## run 1
// apb_uart
    module apb_uart (
    input  wire        pclk,
    input  wire        presetn,
    input  wire [31:0] paddr,
    input  wire        psel,
    input  wire        penable,
    input  wire        pwrite,
    input  wire [31:0] pwdata,
    output reg  [31:0] prdata,
    output wire        pready,
    output wire        pslverr,
    output wire        tx_o,
    input  wire        rx_i
);
clock: 7.75 ns
lec_check: 0
abc_area: 1
cap_margin: 20
cell_pad_in_sites_global_placement: 3
core_aspect_ratio: 0.81
core_margin: 2
core_utilization: 17
gpl_routability_driven: 0
gpl_timing_driven: 0
hold_slack_margin: 0.1
place_density_lb_addon: 0.14
slew_margin: 20
tns_end_percent: 60
run.sh (not shown) runs the stock make flow with config.mk's settings and CLKGATE_MAP_FILE=.
In summary, run 1 completed successfully, with a layout that passed the timing, design-rule and antenna checks.
Relative to run 1, the following input files were edited for run 2:
Settings: a deleted GPL_TIMING_DRIVEN that had been 0; a change of CORE_UTILIZATION from 17 to 72; a deleted CORE_ASPECT_RATIO that had been 0.81; a deleted HOLD_SLACK_MARGIN that had been 0.1; an added CTS_CLUSTER_DIAMETER of 361; a deleted TNS_END_PERCENT that had been 60; a change of PLACE_DENSITY_LB_ADDON from 0.14 to 0.01; an added CTS_CLUSTER_SIZE of 15; a deleted CELL_PAD_IN_SITES_GLOBAL_PLACEMENT that had been 3; a change of the clock period (ns, I/O delays scaled along) from 7.75 to 2.73.
## What came out
Run 1 ran to completion and came out clean on the timing, design-rule and antenna checks. Ran to the end and failed final checks on negative setup slack: run 2. The run showing the greater total power is run 2. | non-clock buffer area fraction after layout | higher: run 2 |. Run 2 vs. run 1: part of the total power dissipated in combinational logic went up by 4.3 points. Comparing run 1 and run 2, the higher average wire per cell in the routed design is on run 2.
Here is what was changed in the inputs of run 3 compared with run 2.
Settings: ABC_AREA removed (was 1); CTS_CLUSTER_SIZE removed (was 15); CTS_CLUSTER_DIAMETER removed (was 361); GPL_ROUTABILITY_DRIVEN removed (was 0); PLACE_DENSITY_LB_ADDON removed (was 0.01); CORE_UTILIZATION changed from 72 to 40; the clock period (ns, I/O delays scaled along) changed from 2.73 to 2.76.
## What came out
Of the two values seen for class of the worst hold path, register to register was produced by run 3 and input pin to asynchronous set/reset pin by run 2.
Run 3 vs run 2: layout buffer count excluding clock buffers up
Status run 3: flow complete, layout not clean - negative setup slack
Delta (run 3 minus run 2): total number of placement rows increased by about 34% relative to the old numbers, via count decreased by 13% relative to the old numbers, detailed route wirelength on metal3 decreased by 1.8 mm relative to the old numbers.

========
The RTL this note starts from:
==> flow/design.v <==
module baud_gen #(
    parameter DIV_WIDTH = 20
)(
    input  wire                 clk,
    input  wire                 rst_n,
    input  wire [DIV_WIDTH-1:0] divisor,
    output reg                  tick_16x
);
    reg [DIV_WIDTH-1:0] counter;
    always @(posedge clk or negedge rst_n) begin
        if (!rst_n) begin
            counter  <= 0;
            tick_16x <= 0;
        end else begin
            if (divisor <= 1) begin
                tick_16x <= 1'b0;
                counter  <= 0;
            end
            else if (counter == divisor - 1) begin
                tick_16x <= 1'b1;
                counter  <= 0;
            end 
            else begin
                tick_16x <= 1'b0;
                counter  <= counter + 1;
            end
        end
    end
endmodule
module sync_fifo #(
    parameter DATA_WIDTH = 8,
    parameter DEPTH      = 16
)(
    input  wire                  clk,
    input  wire                  rst_n,
    input  wire                  wr_en,
    input  wire [DATA_WIDTH-1:0] din,
    input  wire                  rd_en,
    output wire [DATA_WIDTH-1:0] dout,  
    output wire                  full,
    output wire                  empty
);
    localparam PTR_WIDTH = $clog2(DEPTH);
    reg [DATA_WIDTH-1:0] mem [0:DEPTH-1];
    reg [PTR_WIDTH:0]    count;
    reg [PTR_WIDTH-1:0]  wr_ptr, rd_ptr;
    assign dout  = mem[rd_ptr];
    assign full  = (count == DEPTH);
    assign empty = (count == 0);
    always @(posedge clk or negedge rst_n) begin
        if (!rst_n) begin
            count  <= 0;
            wr_ptr <= 0;
            rd_ptr <= 0;
        end else begin
            case ({wr_en && !full, rd_en && !empty})
                2'b10: begin  
                    mem[wr_ptr] <= din;
                    wr_ptr      <= (wr_ptr == DEPTH-1) ? 0 : wr_ptr + 1;
                    count       <= count + 1;
                end
                2'b01: begin  
                    rd_ptr      <= (rd_ptr == DEPTH-1) ? 0 : rd_ptr + 1;
                    count       <= count - 1;
                end
                2'b11: begin  
                    mem[wr_ptr] <= din;
                    wr_ptr      <= (wr_ptr == DEPTH-1) ? 0 : wr_ptr + 1;
                    rd_ptr      <= (rd_ptr == DEPTH-1) ? 0 : rd_ptr + 1;
                end
                default: ; 
            endcase
        end
    end
endmodule
module uart_tx (
    input  wire       clk,
    input  wire       rst_n,
    input  wire       tx_start,     
    input  wire [7:0] din,          
    input  wire       s_tick,
    output reg        tx_busy,     
    output reg        tx
);
    localparam [1:0] IDLE=0, START=1, DATA=2, STOP=3;
    reg [1:0] state, next_state;
    reg [3:0] s_count;
    reg [2:0] n_count;
    reg [7:0] tx_reg;
    always @(posedge clk or negedge rst_n) begin
        if (!rst_n) begin
            state   <= IDLE;
            s_count <= 0;
            n_count <= 0;
            tx_reg  <= 0;
            tx      <= 1'b1;
        end else begin
            state <= next_state;
            case (state)
                IDLE: begin
                    tx <= 1'b1;
                    if (tx_start) begin
                        tx_reg  <= din;
                        s_count <= 0;
                    end
                end
                START: begin
                    tx <= 1'b0;
                    n_count <= 0; 
                    if (s_tick) s_count <= (s_count == 15) ? 0 : s_count + 1;
                end
                DATA: begin
                    tx <= tx_reg[0];  
                    if (s_tick) begin
                        if (s_count == 15) begin
                            s_count <= 0;
                            tx_reg  <= tx_reg >> 1;
                            if (n_count < 7) n_count <= n_count + 1;
                        end else s_count <= s_count + 1;
                    end
                end
                STOP: begin
                    tx <= 1'b1;
                    if (s_tick) begin
                        if (s_count == 15) s_count <= 0;
                        else s_count <= s_count + 1;
                    end
                end
            endcase
        end
    end
    always @(*) begin
        next_state = state;
        tx_busy    = 1'b1; 
        case (state)
            IDLE: begin
                tx_busy = 1'b0; 
                if (tx_start) next_state = START;
            end
            START: if (s_tick && s_count == 15) next_state = DATA;
            DATA:  if (s_tick && s_count == 15 && n_count == 7) next_state = STOP;
            STOP:  if (s_tick && s_count == 15) next_state = IDLE;
        endcase
    end
endmodule
module uart_rx (
    input  wire       clk,
    input  wire       rst_n,
    input  wire       rx,          
    input  wire       s_tick,
    output reg  [7:0] dout,
    output reg        rx_done_tick
);
    localparam [1:0] IDLE=0, START=1, DATA=2, STOP=3;
    reg [1:0] state, next_state;
    reg [3:0] s_count;
    reg [2:0] n_count;
    reg [7:0] rx_reg;
    always @(posedge clk or negedge rst_n) begin
        if (!rst_n) begin
            state   <= IDLE;
            s_count <= 0;
            n_count <= 0;
            rx_reg  <= 0;
            dout    <= 0;
            rx_done_tick <= 0;
        end else begin
            state <= next_state;
            rx_done_tick <= 1'b0;
            case (state)
                IDLE: if (~rx) s_count <= 0;
                START: begin
                    n_count <= 0;  
                    if (s_tick) s_count <= (s_count == 7) ? 0 : s_count + 1;
                end
                DATA: if (s_tick) begin
                    if (s_count == 15) begin
                        s_count <= 0;
                        rx_reg <= {rx, rx_reg[7:1]};
                        if (n_count < 7) n_count <= n_count + 1;
                    end else s_count <= s_count + 1;
                end
                STOP: if (s_tick) begin
                    if (s_count == 15) begin
                         rx_done_tick <= 1'b1;
                         dout <= rx_reg;
                         s_count <= 0;
                    end else s_count <= s_count + 1;
                end
            endcase
        end
    end
    always @(*) begin
        next_state = state;
        case (state)
            IDLE:  if (~rx) next_state = START;
            START: if (s_tick && s_count == 7) next_state = (~rx) ? DATA : IDLE;
            DATA:  if (s_tick && s_count == 15 && n_count == 7) next_state = STOP;
            STOP:  if (s_tick && s_count == 15) next_state = IDLE;
        endcase
    end
endmodule
    module apb_uart (
    input  wire        pclk,
    input  wire        presetn,
    input  wire [31:0] paddr,
    input  wire        psel,
    input  wire        penable,
    input  wire        pwrite,
    input  wire [31:0] pwdata,
    output reg  [31:0] prdata,
    output wire        pready,
    output wire        pslverr,
    output wire        tx_o,
    input  wire        rx_i
);
    initial begin
        if (16 < 2) $error("FIFO DEPTH must be >= 2");
    end
    wire rst_n = presetn; 
    assign pready  = 1'b1;   
    assign pslverr = 1'b0;
    reg rx_sync1, rx_sync2;
    always @(posedge pclk or negedge rst_n) begin
        if (!rst_n) begin
            rx_sync1 <= 1'b1;
            rx_sync2 <= 1'b1;
        end else begin
            rx_sync1 <= rx_i;
            rx_sync2 <= rx_sync1; 
        end
    end
    reg  [19:0] baud_divisor;
    wire        s_tick;
    wire [7:0]  tx_fifo_out, rx_fifo_out, rx_data_raw;
    wire        tx_full, tx_empty, rx_full, rx_empty;
    wire        rx_done_tick;
    wire        uart_tx_busy;
    reg         tx_fifo_rd_en;
    reg         uart_tx_start;
    reg  [7:0]  uart_tx_data_latched;
    wire wr_en = psel & penable & pwrite;
    wire rd_en = psel & penable & ~pwrite;
    wire [3:0] addr = paddr[3:0];
    localparam [1:0] S_TX_IDLE = 0, S_TX_POP = 1, S_TX_START = 2;
    reg [1:0] tx_fsm_state;
    always @(posedge pclk or negedge rst_n) begin
        if (!rst_n) begin
            tx_fsm_state   <= S_TX_IDLE;
            tx_fifo_rd_en  <= 0;
            uart_tx_start  <= 0;
            uart_tx_data_latched <= 0;
        end else begin
            tx_fifo_rd_en <= 0;
            uart_tx_start <= 0;
            case (tx_fsm_state)
                S_TX_IDLE: begin
                    if (!tx_empty && !uart_tx_busy && !uart_tx_start) begin  
                        tx_fifo_rd_en <= 1; 
                        uart_tx_data_latched <= tx_fifo_out;
                        tx_fsm_state <= S_TX_START;
                    end
                end
                S_TX_START: begin
                    uart_tx_start <= 1; 
                    tx_fsm_state  <= S_TX_IDLE;
                end
                default: tx_fsm_state <= S_TX_IDLE;
            endcase
        end
    end
    always @(posedge pclk or negedge rst_n) begin
        if (!rst_n) baud_divisor <= 20'd325;
        else if (wr_en && addr == 4'h08) baud_divisor <= pwdata[19:0];
    end
    always @(*) begin
        prdata = 32'b0;
        case (addr)
            4'h00: prdata = {24'b0, rx_fifo_out}; 
            4'h04: prdata = {30'b0, rx_empty, tx_full};
            4'h08: prdata = {12'b0, baud_divisor};
            default: prdata = 32'b0;
        endcase
    end
    baud_gen #(.DIV_WIDTH(20)) u_baud (
        .clk(pclk), .rst_n(rst_n),
        .divisor(baud_divisor), .tick_16x(s_tick)
    );
    sync_fifo #(.DATA_WIDTH(8), .DEPTH(16)) u_tx_fifo (
        .clk(pclk), .rst_n(rst_n),
        .wr_en(wr_en && (addr == 4'h00)),
        .din(pwdata[7:0]),
        .rd_en(tx_fifo_rd_en), 
        .dout(tx_fifo_out), 
        .full(tx_full), .empty(tx_empty)
    );
    uart_tx u_tx (
        .clk(pclk), .rst_n(rst_n),
        .tx_start(uart_tx_start),
        .din(uart_tx_data_latched),
        .s_tick(s_tick),
        .tx_busy(uart_tx_busy),
        .tx(tx_o)
    );
    sync_fifo #(.DATA_WIDTH(8), .DEPTH(16)) u_rx_fifo (
        .clk(pclk), .rst_n(rst_n),
        .wr_en(rx_done_tick),
        .din(rx_data_raw),
        .rd_en(rd_en && (addr == 4'h00)),
        .dout(rx_fifo_out),
        .full(rx_full), .empty(rx_empty)
    );
    uart_rx u_rx (
        .clk(pclk), .rst_n(rst_n),
        .rx(rx_sync2), 
        .s_tick(s_tick),
        .dout(rx_data_raw),
        .rx_done_tick(rx_done_tick)
    );
endmodule
==> flow/config.mk <==
export PLATFORM = sky130hd
export DESIGN_NAME = apb_uart
export DESIGN_NICKNAME = apb_uart
export VERILOG_FILES = /design/flow/design.v
export SDC_FILE = /design/flow/constraint.sdc
export NUM_CORES = 4
export LEC_CHECK = 0
export ABC_AREA = 1
export CAP_MARGIN = 20
export CORE_MARGIN = 2
export CORE_UTILIZATION = 72
export CTS_CLUSTER_DIAMETER = 355
export CTS_CLUSTER_SIZE = 15
export PLACE_DENSITY_LB_ADDON = 0.01
export SLEW_MARGIN = 20
==> flow/constraint.sdc <==
create_clock -name core_clock -period 2.79 [get_ports {pclk}]
set_input_delay 0.5580 -clock core_clock [delete_from_list [all_inputs] [get_ports {pclk}]]
set_output_delay 0.5580 -clock core_clock [all_outputs]
set_load 0.01 [all_outputs]
The baseline completed and failed the layout checks on setup timing.
Next try:
- CTS_CLUSTER_DIAMETER: 355 -> 362
- clock period: 2.79 -> 2.72 ns (I/O delays scaled with it)
Effect: This time the run produced a layout that fails on hold timing, setup timing; count of clock-buffer cells in the layout decreases by 1; clock power grows slightly; design area fell slightly; area after synthesis is unchanged.
Next try:
- ABC_AREA: 1 -> not set
- CORE_UTILIZATION: 72 -> 40
- CTS_CLUSTER_DIAMETER: 362 -> not set
- CTS_CLUSTER_SIZE: 15 -> not set
- PLACE_DENSITY_LB_ADDON: 0.01 -> not set
- clock period: 2.72 -> 4.88 ns (I/O delays scaled with it)
This time the run ran to the end with no violations. Worst hold slack gains 0.36 ns. Utilization shrinks by 39 points. Cell count shrinks by 11%. Worst setup slack gains 0.99 ns. Routed wire length shrinks by 12%.
Next try:
- ABC_AREA: not set -> 1
- CORE_UTILIZATION: 40 -> 68
- CTS_CLUSTER_DIAMETER: not set -> 361
- clock period: 4.88 -> 2.73 ns (I/O delays scaled with it)
What happened: This time the run finished with setup timing left; first-iteration DRC count came out higher by well over a third; clock power came out higher by well over a third; die size came out lower by well over a third.
Next try:
- ABC_AREA: 1 -> not set
- CORE_UTILIZATION: 68 -> 40
- CTS_CLUSTER_DIAMETER: 361 -> not set
- clock period: 2.73 -> 6.0 ns (I/O delays scaled with it)
Effect:
- With this change the flow finished with timing, DRC and antenna clean
- non-clock buffer count came out lower by 91
- sequential power came out lower by well over a third
- total power came out lower by well over a third
- design area came out lower by a few percent
- setup slack improves by 1.7 ns
- global-route usage came out lower by 16 points
- cell count came out lower by roughly a tenth
- hold slack improves by 0.29 ns
- core utilization came out lower by 37 points
- synthesized cell count came out lower by about a fifth
- die area came out higher by well over a third
Next try:
- ABC_AREA: not set -> 1
- CORE_UTILIZATION: 40 -> 70
- CTS_CLUSTER_SIZE: not set -> 16
- clock period: 6.0 -> 3.56 ns (I/O delays scaled with it)
Result: Global-route usage rose by 15 points. Flip-flop count is unchanged. Worst setup slack is worse by 1.1 ns. Cell area went up by 0.73%. Area after synthesis rises by 0.63%. Cell count rose by 11%. Clock skew barely changes. Total power is higher by 55%.

========
indigo:
Starts from the design.v that is shown in full above.
Settings: LEC_CHECK=0, CAP_MARGIN=20, CORE_MARGIN=2, CORE_UTILIZATION=65, MAX_ROUTING_LAYER=met4, SLEW_MARGIN=20; clock period 4.51 ns.
indigo: flow completed, timing, DRC and antenna clean
Edits applied to the flow inputs when going from indigo to juniper:
- putting ABC_AREA at 1 where nothing was set
- putting CTS_CLUSTER_DIAMETER at 355 where nothing was set
- clearing MAX_ROUTING_LAYER, which used to be met4
- swapping 65 for 68 in CORE_UTILIZATION
- swapping 4.51 for 2.79 in the clock period (ns, I/O delays scaled along)
### Flow results
juniper -> stages 100% | layout checks FAIL | negative setup slack. Taking juniper as 1.0, indigo lands at 1.14 on detailed-route wire length per cell. Note that the clock tree buffer count of the final layout recorded for juniper amounts to 0.836 times the value seen in indigo. Half-perimeter wire length after detailed placement sits higher in juniper than in indigo. Critical path's largest stage delay in juniper is 0.12 ns below indigo. In the flow results for juniper and indigo, the post-layout worst setup margin is smaller on juniper.
### juniper -> lagoon
- swapping 68 for 72 in CORE_UTILIZATION
- swapping 355 for 343 in CTS_CLUSTER_DIAMETER
- swapping 2.79 for 2.76 in the clock period (ns, I/O delays scaled along)
Notes after the runs:
- Although it ran to completion, lagoon produced a layout that fails the final checks because of negative setup slack.
- Lower insertion delay of the later-clocked pin in the worst-skew pair was reported by juniper, not lagoon.
- Comparing lagoon and juniper, the lower clock skew was measured on juniper.
- Share of final layout cell area taken by non-clock buffers (lagoon over juniper): decrease, 0.24 points
- On total leakage power, juniper beats lagoon.
- Power in combinational cells: juniper vs lagoon — no meaningful difference
- lagoon ended with less number of tap cells inserted than juniper.
- The lower first-pass iteration count of the detailed router came out of lagoon.
- Diff juniper -> lagoon: tally of filler cells in the layout decreased by about 21% relative to the old numbers, sequential share of layout area closely matched the old numbers, utilization of the core after routing increased by 5.5 points relative to the old numbers, post-route cell area closely matched the old numbers.
Inputs modified between lagoon and quartz:
- removing ABC_AREA (formerly 1)
- changing CORE_UTILIZATION from 72 to 58
- removing CTS_CLUSTER_DIAMETER (formerly 343)
- changing the clock period (ns, I/O delays scaled along) from 2.76 to 4.79
Findings:
quartz: flow completed, timing, DRC and antenna clean
Comparing quartz and lagoon, share of the clock period used by the worst path after layout is lower on quartz.
Looking only at post-cts repair resize count, and setting everything else aside, the higher value of quartz and lagoon goes to lagoon.
quartz: global-route wire length before repair is 9300 um lower than what lagoon reported.
Lower synthesized cell count goes to quartz over lagoon.
Input-level comparison between maple and quartz:
- CORE_UTILIZATION: 58 -> 17
- ABC_AREA: unset -> 1
- PLACE_DENSITY_LB_ADDON: unset -> 0.14
- the clock period (ns, I/O delays scaled along): 4.79 -> 7.75
## What came out
The flow did not stop early for quartz: all stages ran, and the layout cleared the timing, design-rule and antenna checks.
maple: no failed stages, no open violations at the end
Mux share of post-synthesis cell area in maple is 4.4 points lower than in quartz
Against quartz as the reference, maple delivers a higher worst setup slack.
quartz → maple: total vias in the final route higher; critical path depth went up by 3; post-layout instance area rose by 7.7%; area after synthesis went up 0.63%; die size went up 240%.
Looking at layout-stage area growth over the synthesis result, maple sits 8.0 points higher than quartz does.
maple ended up with a lower share of the core filled with cells in the final layout than quartz did.
Summary of maple over quartz: via count of the first global-routing pass up 1259; number of standard cells reported by yosys up about 26%.
Power figures rest on the tool's default switching activity, not on a simulated workload.
